== run 1 ==
## arm_core
module arm_core (
    input         clk,
    input         rst,
    output [7:0]  imem_addr,
    input  [31:0] imem_data,
    output [5:0]  dmem_addr,
    output [31:0] dmem_wdata,
    output        dmem_we,
    input  [31:0] dmem_rdata,
    output        wb_en,
    output [3:0]  wb_dest,
    output [31:0] wb_value
);
  wire [31:0] IF_stage_pc_out;
  wire [31:0] IF_stage_instruction_out;
  wire [31:0] branch_address;
  wire EXE_stage_B_out;
  wire hazard_detected;
  IF_Stage IF_Stage_Inst (
    .clk(clk),
    .rst(rst),
    .freeze(hazard_detected),
    .Branch_taken(EXE_stage_B_out),
    .BranchAddr(branch_address),
    .imem_data(imem_data),
    .PC(IF_stage_pc_out),
    .Instruction(IF_stage_instruction_out)
  );
  assign imem_addr = IF_stage_pc_out[7:0];
  wire [31:0] IF_reg_pc_out;
  wire [31:0] IF_reg_instruction_out;
  IF_Stage_Reg IF_Reg_Inst (
    .clk(clk),
    .rst(rst),
    .freeze(hazard_detected),
    .flush(EXE_stage_B_out),
    .PC_in(IF_stage_pc_out),
    .Instruction_in(IF_stage_instruction_out),
    .PC(IF_reg_pc_out),
    .Instruction(IF_reg_instruction_out)
  );
  wire [3:0]  ID_stage_reg_file_dst;
  wire [3:0]  ID_stage_reg_file_src1, ID_stage_reg_file_src2;
  wire [31:0] ID_stage_val_Rn, ID_stage_val_Rm;
  wire [23:0] ID_stage_signed_immediate;
  wire [11:0] ID_stage_shifter_operand;
  wire [3:0]  ID_stage_EX_command_out;
  wire [3:0]  status;
  wire ID_stage_mem_read_out, ID_stage_mem_write_out, ID_stage_WB_en_out,
       ID_stage_Imm_out, ID_stage_B_out, ID_stage_SR_update_out;
  wire [3:0]  WB_Stage_dst_out;
  wire [31:0] WB_Value;
  wire WB_Stage_WB_en_out;
  wire has_src1;
  ID_Stage ID_Stage_Inst (
    .clk(clk),
    .rst(rst),
    .hazard(hazard_detected),
    .Instruction(IF_reg_instruction_out),
    .Dest_wb(WB_Stage_dst_out),
    .Result_WB(WB_Value),
    .writeBackEn(WB_Stage_WB_en_out),
    .SR(status),
    .Dest(ID_stage_reg_file_dst),
    .Val_Rn(ID_stage_val_Rn), .Val_Rm(ID_stage_val_Rm),
    .Signed_imm_24(ID_stage_signed_immediate),
    .Shift_operand(ID_stage_shifter_operand),
    .EXE_CMD(ID_stage_EX_command_out),
    .MEM_R_EN(ID_stage_mem_read_out), .MEM_W_EN(ID_stage_mem_write_out),
    .WB_EN(ID_stage_WB_en_out),
    .imm(ID_stage_Imm_out),
    .B(ID_stage_B_out),
    .S(ID_stage_SR_update_out),
    .Two_src(has_src1),
    .src1(ID_stage_reg_file_src1),
  ...
Size in the first run: ~7100 cells after synthesis, about 800 flip-flops, ~53000 µm² of cells after synthesis.
Settings: LEC_CHECK=0, ABC_AREA=1, CAP_MARGIN=0, CELL_PAD_IN_SITES_DETAIL_PLACEMENT=1, CORE_MARGIN=7, CORE_UTILIZATION=40, HOLD_SLACK_MARGIN=0.01, MAX_ROUTING_LAYER=met4, MIN_ROUTING_LAYER=met2, PLACE_DENSITY=0.6, SLEW_MARGIN=20; clock period 16.0 ns.
run.sh (not shown) runs the stock make flow with config.mk's settings and CLKGATE_MAP_FILE=.
Run 1: GRT-0116 in 5_1_grt -> run aborted
The following lists how run 2 was set up differently from run 1:
- clearing CELL_PAD_IN_SITES_DETAIL_PLACEMENT, which used to be 1
- clearing MIN_ROUTING_LAYER, which used to be met2
- swapping 0 for 20 in CAP_MARGIN
- clearing ABC_AREA, which used to be 1
- clearing HOLD_SLACK_MARGIN, which used to be 0.01
- swapping 7 for 2 in CORE_MARGIN
- clearing MAX_ROUTING_LAYER, which used to be met4
- swapping 16.0 for 15.7 in the clock period (ns, I/O delays scaled along)
==> results <==
Run 2 completed end to end with timing, DRC and antenna clean. Across both runs, xor/xnor cell area share of the yosys netlist was higher for run 2 than for run 1. Between run 1 and run 2, the flow reports die extent in x decreasing by a few percent. When the final numbers for run 1 and run 2 were put side by side, the synthesized cell count turned out to be greater in run 1. Register share after synthesis, run 1 and run 2, higher one = run 2. Run 2 gives less die outline area than run 1 did.
Relative to run 2, the following input files were edited for run 3:
- putting TNS_END_PERCENT at 5 where nothing was set
- swapping 40 for 58 in CORE_UTILIZATION
- putting CTS_CLUSTER_SIZE at 77 where nothing was set
- putting ABC_AREA at 1 where nothing was set
- swapping 15.7 for 10.5 in the clock period (ns, I/O delays scaled along)
Results
Run 3: ODB-0269 in 5_1_grt -> run aborted
Delta(number of instances in the synthesized netlist, run 3 - run 2) > 0
Die area | run 3 < run 2
Number of rows in the core area shrinks by more than 10% when moving from run 2 to run 3.
Placed wire-length estimate after detailed placement (run 2 / run 3): 0.884
#### Input delta (run 4 over run 3)
- removing ABC_AREA (formerly 1)
- removing PLACE_DENSITY (formerly 0.6)
- setting HOLD_SLACK_MARGIN to -0.08 for the first time
- removing CTS_CLUSTER_SIZE (formerly 77)
- setting SETUP_SLACK_MARGIN to -0.42 for the first time
- changing the clock period (ns, I/O delays scaled along) from 10.5 to 10.8
Notes after the runs:
- Completing all stages was not enough for run 4: its layout failed the final checks because of setup timing.
- Tool error ODB-0269 stopped run 3 during 5_1_grt; no final results.
- Of run 3 and run 4, the lower total of cells resized after clock tree synthesis belongs to run 3.
- Cell count after placement for run 4 is lower than for run 3.
- Going from run 3 to run 4, area reported by Yosys stat shrank by a few percent.
- Share of synthesized cell area in full adder, half adder and majority cells ends up lower on run 3.
- Of run 4 and run 3, it is run 4 that has the higher share of synthesized area spent on multiplexers.
Input-level comparison between run 5 and run 4:
- TNS_END_PERCENT: 5 -> unset
- SETUP_SLACK_MARGIN: -0.42 -> unset
- CORE_UTILIZATION: 58 -> 72
- HOLD_SLACK_MARGIN: -0.08 -> unset
- PLACE_DENSITY_LB_ADDON: unset -> 0.24
- the clock period (ns, I/O delays scaled along): 10.8 -> 8.29
Run 5 did not run to completion, as it errored out during 5_1_grt. Of the two candidates, run 4 has the worse core region area and run 5 the better one. Die area | run 5 < run 4. Run 4 -> run 5: cell area after placement flat. Compared with run 4, in run 5 count of library flops with an enable pin shows no meaningful change; deepest clock path buffer count shows no meaningful change; synthesized area shows no meaningful change; number of buffers added by the clock tree synthesis step shows a reduction of 3.5%. Run 5: pre-placement core utilization 15 points above run 4. Yosys chip area came out exactly the same in run 4 and run 5. Going from run 4 to run 5, weighted congestion at the end of routability-driven global placement grows by 0.19.
[inputs] run 6 vs run 5
- PLACE_DENSITY: unset -> 0.6
- PLACE_DENSITY_LB_ADDON: 0.24 -> unset
- CORE_UTILIZATION: 72 -> 25
- the clock period (ns, I/O delays scaled along): 8.29 -> 17.5
Notes after the runs:
Run 6 completed; timing, DRC and antenna clean
What ended run 5 was a tool error in 5_1_grt; the run never finished.
The number of gates given a new drive strength after cts number comes out higher for run 5 vs run 6.
Row fraction of the core area occupied by cells at floorplan: run 6 lower / run 5 higher
Going from run 5 to run 6, the die area was enlarged.

* * *

Setup of willow:
arm_core again, from the RTL that the note above started with.
==> flow/design.v (excerpt) <==
module arm_core (
    input         clk,
    input         rst,
    output [7:0]  imem_addr,
    input  [31:0] imem_data,
    output [5:0]  dmem_addr,
    output [31:0] dmem_wdata,
    output        dmem_we,
    input  [31:0] dmem_rdata,
    output        wb_en,
    output [3:0]  wb_dest,
    output [31:0] wb_value
);
Settings: LEC_CHECK=0, ABC_AREA=1, CAP_MARGIN=20, CELL_PAD_IN_SITES_DETAIL_PLACEMENT=2, CELL_PAD_IN_SITES_GLOBAL_PLACEMENT=3, CORE_MARGIN=5, CORE_UTILIZATION=40, MAX_ROUTING_LAYER=met4, PLACE_DENSITY_LB_ADDON=0.28, SLEW_MARGIN=15, TNS_END_PERCENT=30; clock period 11.7 ns.
For willow, the flow was terminated by a tool error in global routing and produced no final design.
Changes in sierra relative to willow:
Settings: CORE_MARGIN changed from 5 to 2; CELL_PAD_IN_SITES_DETAIL_PLACEMENT removed (was 2); SLEW_MARGIN changed from 15 to 20; CORE_UTILIZATION changed from 40 to 22; TNS_END_PERCENT removed (was 30); PLACE_DENSITY_LB_ADDON removed (was 0.28); ABC_AREA removed (was 1); CELL_PAD_IN_SITES_GLOBAL_PLACEMENT changed from 3 to 2; the clock period (ns, I/O delays scaled along) changed from 11.7 to 15.4.
[summary]
- sierra finished every step from synthesis to the final layout, and the layout passed the timing, DRC and antenna checks.
- Compared with willow, sierra shows a cell area reported after detailed placement that is about 4% higher.
- Between willow and sierra, number of buffers added for setup after CTS is lower for sierra, willow comes in above that.
- Going from willow to sierra, die width grew by more than a quarter.
- As far as maximum level of the CTS H-tree goes, willow and sierra are indistinguishable; the numbers are identical.
- sierra against willow: area of the die went up, post-synth area from yosys stat went down, post-placement setup slack went down.
### sierra -> yarrow
Settings: a deleted MAX_ROUTING_LAYER that had been met4; a deleted CELL_PAD_IN_SITES_GLOBAL_PLACEMENT that had been 2; a change of CORE_UTILIZATION from 22 to 72; an added SETUP_SLACK_MARGIN of -0.58; a change of the clock period (ns, I/O delays scaled along) from 15.4 to 7.68.
Findings:
yarrow never completed, since it errored out during global routing. yarrow vs sierra — cell area reported after detailed placement climbed by a few percent. When yarrow is measured against sierra, its weighted congestion at the end of routability-driven global placement turns out 0.29 higher. yarrow against sierra; number of buffers inserted during clock tree synthesis is down by more than 10%. The area of the core of yarrow falls short of that of sierra by about 70%. The pre-CTS setup slack in yarrow was lower than what sierra gave. Relative to sierra, the height of the die measured on yarrow has decreased by more than a quarter. Comparing sierra and yarrow, core utilization before placement is lower on sierra.

* * *

Starting RTL as in the previous note.
// arm_core
module arm_core (
    input         clk,
    input         rst,
    output [7:0]  imem_addr,
    input  [31:0] imem_data,
    output [5:0]  dmem_addr,
    output [31:0] dmem_wdata,
    output        dmem_we,
    input  [31:0] dmem_rdata,
    output        wb_en,
    output [3:0]  wb_dest,
    output [31:0] wb_value
);
Settings: LEC_CHECK=0, CAP_MARGIN=20, CELL_PAD_IN_SITES_DETAIL_PLACEMENT=0, CORE_MARGIN=2, CORE_UTILIZATION=66, CTS_CLUSTER_DIAMETER=229, CTS_CLUSTER_SIZE=61, GPL_ROUTABILITY_DRIVEN=1, GPL_TIMING_DRIVEN=1, SETUP_SLACK_MARGIN=-0.73, SLEW_MARGIN=20, TNS_END_PERCENT=5; clock period 9.16 ns.
The starting point aborted during global routing (5_1_grt).
Next try:
Settings changed: CELL_PAD_IN_SITES_DETAIL_PLACEMENT 0 to default, CORE_UTILIZATION 66 to 65, CTS_CLUSTER_DIAMETER 229 to default, CTS_CLUSTER_SIZE 61 to default, GPL_ROUTABILITY_DRIVEN 1 to default, GPL_TIMING_DRIVEN 1 to default, SETUP_SLACK_MARGIN -0.73 to 2.08, TNS_END_PERCENT 5 to default.
Clock period 9.16 ns to 8.29 ns, I/O delays scaled along.
The new run ended with an error in global routing (5_1_grt) with GRT-0116.
Die size went up by 1.5%.
Area after synthesis does not change.
Synthesized cell count stays the same.
Next try:
Settings changed: CORE_UTILIZATION 65 to 64, SETUP_SLACK_MARGIN 2.08 to 3.31.
Clock period 8.29 ns to 12.0 ns, I/O delays scaled along.
The changed run ended with an error in global routing (5_1_grt).
Die area climbs by 1.5%.
Synthesized cell count stays the same.
Synthesized area does not change.
Next try:
Settings changed: CORE_UTILIZATION 64 to 40, PLACE_DENSITY from default to 0.6, SETUP_SLACK_MARGIN 3.31 to default.
Clock period 12.0 ns to 16.0 ns, I/O delays scaled along.
This time the run completed without violations.
Synthesized area stays the same.
Die size increases by 59%.
Synthesized cell count is unchanged.
